==> exp/indigo: inputs <==
==> flow/design.v <==
module multiplier #(parameter width_p="inv")
  ( input      [width_p-1:0] a_i
  , input      [width_p-1:0] b_i
  , output [(2*width_p)-1:0] c_o
  );
  assign c_o = a_i * b_i;
endmodule
module chip_top
  ( input          clk_i
  , input          reset_i
  , input          v_i
  , input  [31:0]  a_i
  , input  [31:0]  b_i
  , output         v_o
  , output [63:0]  c_o
  );
  reg        v_r, v_o_r;
  reg [31:0] a_r, b_r;
  reg [63:0] c_r;
  wire [63:0] c_n;
  multiplier #(.width_p(32)) MULT
    (.a_i(a_r)
    ,.b_i(b_r)
    ,.c_o(c_n)
    );
  always @(posedge clk_i) begin
    if (reset_i) begin
      v_r   <= 1'b0;
      v_o_r <= 1'b0;
    end else begin
      v_r   <= v_i;
      v_o_r <= v_r;
    end
    a_r <= a_i;
    b_r <= b_i;
    c_r <= c_n;
  end
  assign v_o = v_o_r;
  assign c_o = c_r;
endmodule
==> flow/run.sh <==
#!/bin/bash
# the make line also repeats each setting of config.mk as NAME=value (left out here)
make -C /OpenROAD-flow-scripts/flow DESIGN_CONFIG=/design/flow/config.mk WORK_HOME=/design/flow/orfs CLKGATE_MAP_FILE= finish
==> flow/config.mk <==
export PLATFORM = sky130hd
export DESIGN_NAME = chip_top
export DESIGN_NICKNAME = chip_top
export VERILOG_FILES = /design/flow/design.v
export SDC_FILE = /design/flow/constraint.sdc
export NUM_CORES = 4
export LEC_CHECK = 0
export CAP_MARGIN = 10
export CELL_PAD_IN_SITES_DETAIL_PLACEMENT = 1
export CORE_MARGIN = 9
export CORE_UTILIZATION = 64
export CTS_CLUSTER_DIAMETER = 233
export CTS_CLUSTER_SIZE = 71
export GPL_TIMING_DRIVEN = 0
export HOLD_SLACK_MARGIN = 0.29
export MAX_ROUTING_LAYER = met4
export MIN_ROUTING_LAYER = met2
export PLACE_DENSITY = 0.36
export SLEW_MARGIN = 0
export TNS_END_PERCENT = 65
==> flow/constraint.sdc <==
create_clock -name core_clock -period 7.5 [get_ports {clk_i}]
set_input_delay 1.5000 -clock core_clock [delete_from_list [all_inputs] [get_ports {clk_i}]]
set_output_delay 1.5000 -clock core_clock [all_outputs]
set_load 0.01 [all_outputs]
==> inputs of exp/violet, as changes to exp/indigo <==
CAP_MARGIN = 0   (was 10)
CELL_PAD_IN_SITES_DETAIL_PLACEMENT = default   (was 1)
CORE_ASPECT_RATIO = 0.5   (was default)
CORE_MARGIN = 2   (was 9)
CORE_UTILIZATION = 70   (was 64)
CTS_CLUSTER_DIAMETER = 234   (was 233)
CTS_CLUSTER_SIZE = 100   (was 71)
GPL_TIMING_DRIVEN = default   (was 0)
HOLD_SLACK_MARGIN = default   (was 0.29)
MAX_ROUTING_LAYER = default   (was met4)
MIN_ROUTING_LAYER = default   (was met2)
PLACE_DENSITY = default   (was 0.36)
SLEW_MARGIN = 20   (was 0)
TNS_END_PERCENT = 10   (was 65)
==> flow_summary.ini <==
; flow metrics
[run_status]
run_status = stopped before the end
lastStage = clock tree synthesis
error = [ERROR DPL-0033] detailed placement checks failed during check placement.

[floorplanning]
core_mm2 = 0.05531
fp_util = 0.6486

[place]
place_congestion = 1.360
[end of results for exp/indigo]
==> flow_summary.ini <==
; generated from flow reports
[final_layout]
nFlopsAndLatches = 130
design_area_mm2 = 0.04124

[grt]
gr-usage-met1 = 0.4507
antenna_found_initial = 3

[place]
place_congestion = 0.9814

[run_status]
run_status = no timing/DRC/antenna violations

[critical_path]
cp.arrival_ps = 7770

[floorplanning]
core_mm2 = 0.05044
fp_util = 0.7112

[logic_synthesis]
yosys-dominant-comb-family = adder cells
yosys.area.top_type = fa_1

[routing]
m1WireLength_um = 34160
[end of results for exp/violet]

==> inputs of job 3507 <==
// chip_top: RTL as listed in full above, without the edits since
clock: 3.47 ns
lec_check: 0
abc_area: 1
cap_margin: 20
core_margin: 2
core_utilization: 72
cts_cluster_diameter: 330
cts_cluster_size: 97
setup_slack_margin: 0.52
slew_margin: 20
tns_end_percent: 10
run.sh (not shown) runs the stock make flow with config.mk's settings and CLKGATE_MAP_FILE=.
==> job 8515: changes against job 3507 <==
==> flow/config.mk (replaced) <==
export PLATFORM = sky130hd
export DESIGN_NAME = chip_top
export DESIGN_NICKNAME = chip_top
export VERILOG_FILES = /design/flow/design.v
export SDC_FILE = /design/flow/constraint.sdc
export NUM_CORES = 4
export LEC_CHECK = 0
export CAP_MARGIN = 20
export CORE_MARGIN = 2
export CORE_UTILIZATION = 40
export SLEW_MARGIN = 20
==> flow/constraint.sdc (replaced) <==
create_clock -name core_clock -period 7.5 [get_ports {clk_i}]
set_input_delay 1.5000 -clock core_clock [delete_from_list [all_inputs] [get_ports {clk_i}]]
set_output_delay 1.5000 -clock core_clock [all_outputs]
set_load 0.01 [all_outputs]
==> job 1423: changes against job 3507 <==
==> flow/config.mk (replaced) <==
export PLATFORM = sky130hd
export DESIGN_NAME = chip_top
export DESIGN_NICKNAME = chip_top
export VERILOG_FILES = /design/flow/design.v
export SDC_FILE = /design/flow/constraint.sdc
export NUM_CORES = 4
export LEC_CHECK = 0
export CAP_MARGIN = 20
export CORE_MARGIN = 2
export CORE_UTILIZATION = 48
export CTS_CLUSTER_SIZE = 15
export SETUP_SLACK_MARGIN = -0.7
export SLEW_MARGIN = 20
==> flow/constraint.sdc (replaced) <==
create_clock -name core_clock -period 7.5 [get_ports {clk_i}]
set_input_delay 1.5000 -clock core_clock [delete_from_list [all_inputs] [get_ports {clk_i}]]
set_output_delay 1.5000 -clock core_clock [all_outputs]
set_load 0.01 [all_outputs]
==> results <==
Utilization, lowest first: job 8515, job 1423, job 3507. Job 3507 produced a layout that fails on setup timing. Job 1423 finished but failed the layout checks on setup timing. Job 8515 finished clean. Sequential cell count is the same in job 3507 and job 8515. In job 3507 the sequential share of layout area is lower than in job 1423, by 0.54 points. Via count: job 8515 is smaller than job 3507 (29%). In job 1423 the area after synthesis is smaller than in job 3507, by about 7%.

==> run R <==
// chip_top: RTL as listed in full above, without the edits since
make LEC_CHECK=0 ABC_AREA=1 CAP_MARGIN=0 CORE_ASPECT_RATIO=0.5 CORE_MARGIN=2 CORE_UTILIZATION=47 CTS_CLUSTER_DIAMETER=235 CTS_CLUSTER_SIZE=96 SLEW_MARGIN=10 TNS_END_PERCENT=25 finish   # period 7.5 ns
==> inputs of run K, as changes to run R <==
- ABC_AREA: 1 -> default
- CAP_MARGIN: 0 -> 20
- CORE_ASPECT_RATIO: 0.5 -> default
- CORE_UTILIZATION: 47 -> 65
- CTS_CLUSTER_DIAMETER: 235 -> default
- CTS_CLUSTER_SIZE: 96 -> default
- SLEW_MARGIN: 10 -> 20
- TNS_END_PERCENT: 25 -> default
==> flow/constraint.sdc (replaced) <==
create_clock -name core_clock -period 6.12 [get_ports {clk_i}]
set_input_delay 1.2240 -clock core_clock [delete_from_list [all_inputs] [get_ports {clk_i}]]
set_output_delay 1.2240 -clock core_clock [all_outputs]
set_load 0.01 [all_outputs]
==> summary of the runs <==
Run R passed the timing, design-rule and antenna checks. Run K completed, yet does not pass: negative setup slack.
In flip-flop count, run K and run R do not differ.
Against run K, the sequential share of layout area of run R is higher by 0.11 points.
Between run K and run R, the lower synthesized area is in run K (gap 7.3%, measured against run R).
In run K the die area is smaller than in run R, by 33%.

==> inputs of run a <==
RTL: the design.v shown in full above, as it stands there.
clock: 8.77 ns
lec_check: 0
cap_margin: 30
core_margin: 2
core_utilization: 70
cts_cluster_diameter: 332
cts_cluster_size: 32
hold_slack_margin: 0.12
max_routing_layer: met4
min_routing_layer: met1
place_density_lb_addon: 0.28
setup_slack_margin: 2.17
slew_margin: 20
==> run b: changes against run a <==
==> flow/config.mk (replaced) <==
export PLATFORM = sky130hd
export DESIGN_NAME = chip_top
export DESIGN_NICKNAME = chip_top
export VERILOG_FILES = /design/flow/design.v
export SDC_FILE = /design/flow/constraint.sdc
export NUM_CORES = 4
export LEC_CHECK = 0
export CAP_MARGIN = 0
export CORE_MARGIN = 2
export CORE_UTILIZATION = 69
export CTS_CLUSTER_SIZE = 46
export HOLD_SLACK_MARGIN = 0.3
export SETUP_SLACK_MARGIN = -0.2
export SLEW_MARGIN = 20
export TNS_END_PERCENT = 40
==> flow/constraint.sdc (replaced) <==
create_clock -name core_clock -period 6.19 [get_ports {clk_i}]
set_input_delay 1.2380 -clock core_clock [delete_from_list [all_inputs] [get_ports {clk_i}]]
set_output_delay 1.2380 -clock core_clock [all_outputs]
set_load 0.01 [all_outputs]
==> results <==
quantity	run a	run b
Log Warnings	29	31
Outcome	no timing/DRC/antenna violations	complete, but fails checks
Layout check failures	-	setup timing
Buffers, non-clock	378	619
WP data required	9.19 ns	6.57 ns
# fillers	2637	2984
Via count	28979	28419
Maximum fanout count along the critical path	33	13
GRT met2 Usage	70.0%	70.4%
Largest net degree at the start of global routing	33	23
Final standard cell utilization of the core	83.0%	84.2%
Layout Nets	5229	5470
Worst Tran Pin Value	0.915 ns	0.555 ns
GRT Resource Usage Total	46.6%	42.0%
Min Tclk post-route	7.50 ns	7.34 ns
Via-to-Cell Ratio	6.17	5.75
Global placement routability congestion	0.984	0.979
Half-perimeter wire length of the detailed placement result	77.9 mm	88.6 mm
Worst clock skew on the final layout	0.0233 ns	0.0202 ns
First-pass GRT wire length	179 mm	170 mm

==> try-harbor: inputs <==
RTL: the design.v shown in full above, as it stands there.
==> flow/config.mk <==
export PLATFORM = sky130hd
export DESIGN_NAME = chip_top
export DESIGN_NICKNAME = chip_top
export VERILOG_FILES = /design/flow/design.v
export SDC_FILE = /design/flow/constraint.sdc
export NUM_CORES = 4
export LEC_CHECK = 0
export CAP_MARGIN = 20
export CELL_PAD_IN_SITES_DETAIL_PLACEMENT = 1
export CORE_MARGIN = 6
export CORE_UTILIZATION = 15
export CTS_CLUSTER_DIAMETER = 233
export CTS_CLUSTER_SIZE = 14
export GPL_TIMING_DRIVEN = 0
export HOLD_SLACK_MARGIN = 0.29
export PLACE_DENSITY_LB_ADDON = 0.07
export SLEW_MARGIN = 20
export TNS_END_PERCENT = 65
==> flow/constraint.sdc <==
create_clock -name core_clock -period 7.5 [get_ports {clk_i}]
set_input_delay 1.5000 -clock core_clock [delete_from_list [all_inputs] [get_ports {clk_i}]]
set_output_delay 1.5000 -clock core_clock [all_outputs]
set_load 0.01 [all_outputs]
==> inputs of try-tundra, as changes to try-harbor <==
CELL_PAD_IN_SITES_DETAIL_PLACEMENT = default   (was 1)
CORE_MARGIN = 2   (was 6)
CORE_UTILIZATION = 66   (was 15)
CTS_CLUSTER_DIAMETER = default   (was 233)
CTS_CLUSTER_SIZE = default   (was 14)
GPL_TIMING_DRIVEN = default   (was 0)
HOLD_SLACK_MARGIN = default   (was 0.29)
PLACE_DENSITY_LB_ADDON = default   (was 0.07)
TNS_END_PERCENT = default   (was 65)
==> flow/constraint.sdc (replaced) <==
create_clock -name core_clock -period 6.23 [get_ports {clk_i}]
set_input_delay 1.2460 -clock core_clock [delete_from_list [all_inputs] [get_ports {clk_i}]]
set_output_delay 1.2460 -clock core_clock [all_outputs]
set_load 0.01 [all_outputs]
==> impl_metrics.json <==
{
  "status": "failed layout checks",
  "so.violations": "setup timing",
  "setup_viol": 48,
  "nWellTaps": 696,
  "hpwl_um": 87640,
  "grt_pass1_wl_um": 165200,
  "fin_ws_ps": -1086,
  "chip_area_mm2": 0.05623,
  "track_usage_pct": 38.90,
  "clock_area_share_pct": 1.313,
  "placedCellCount": 4876
}
That was try-tundra.
==> impl_metrics.json <==
{
  "setup_viol": 22,
  "nWellTaps": 3150,
  "synth-edff-count": 0,
  "hpwl_um": 166500,
  "clk_pin_slew_ps": 70,
  "clock_area_share_pct": 1.244,
  "so.violations": "setup timing",
  "status": "failed layout checks",
  "fin_ws_ps": -454.4
}
That was try-harbor.
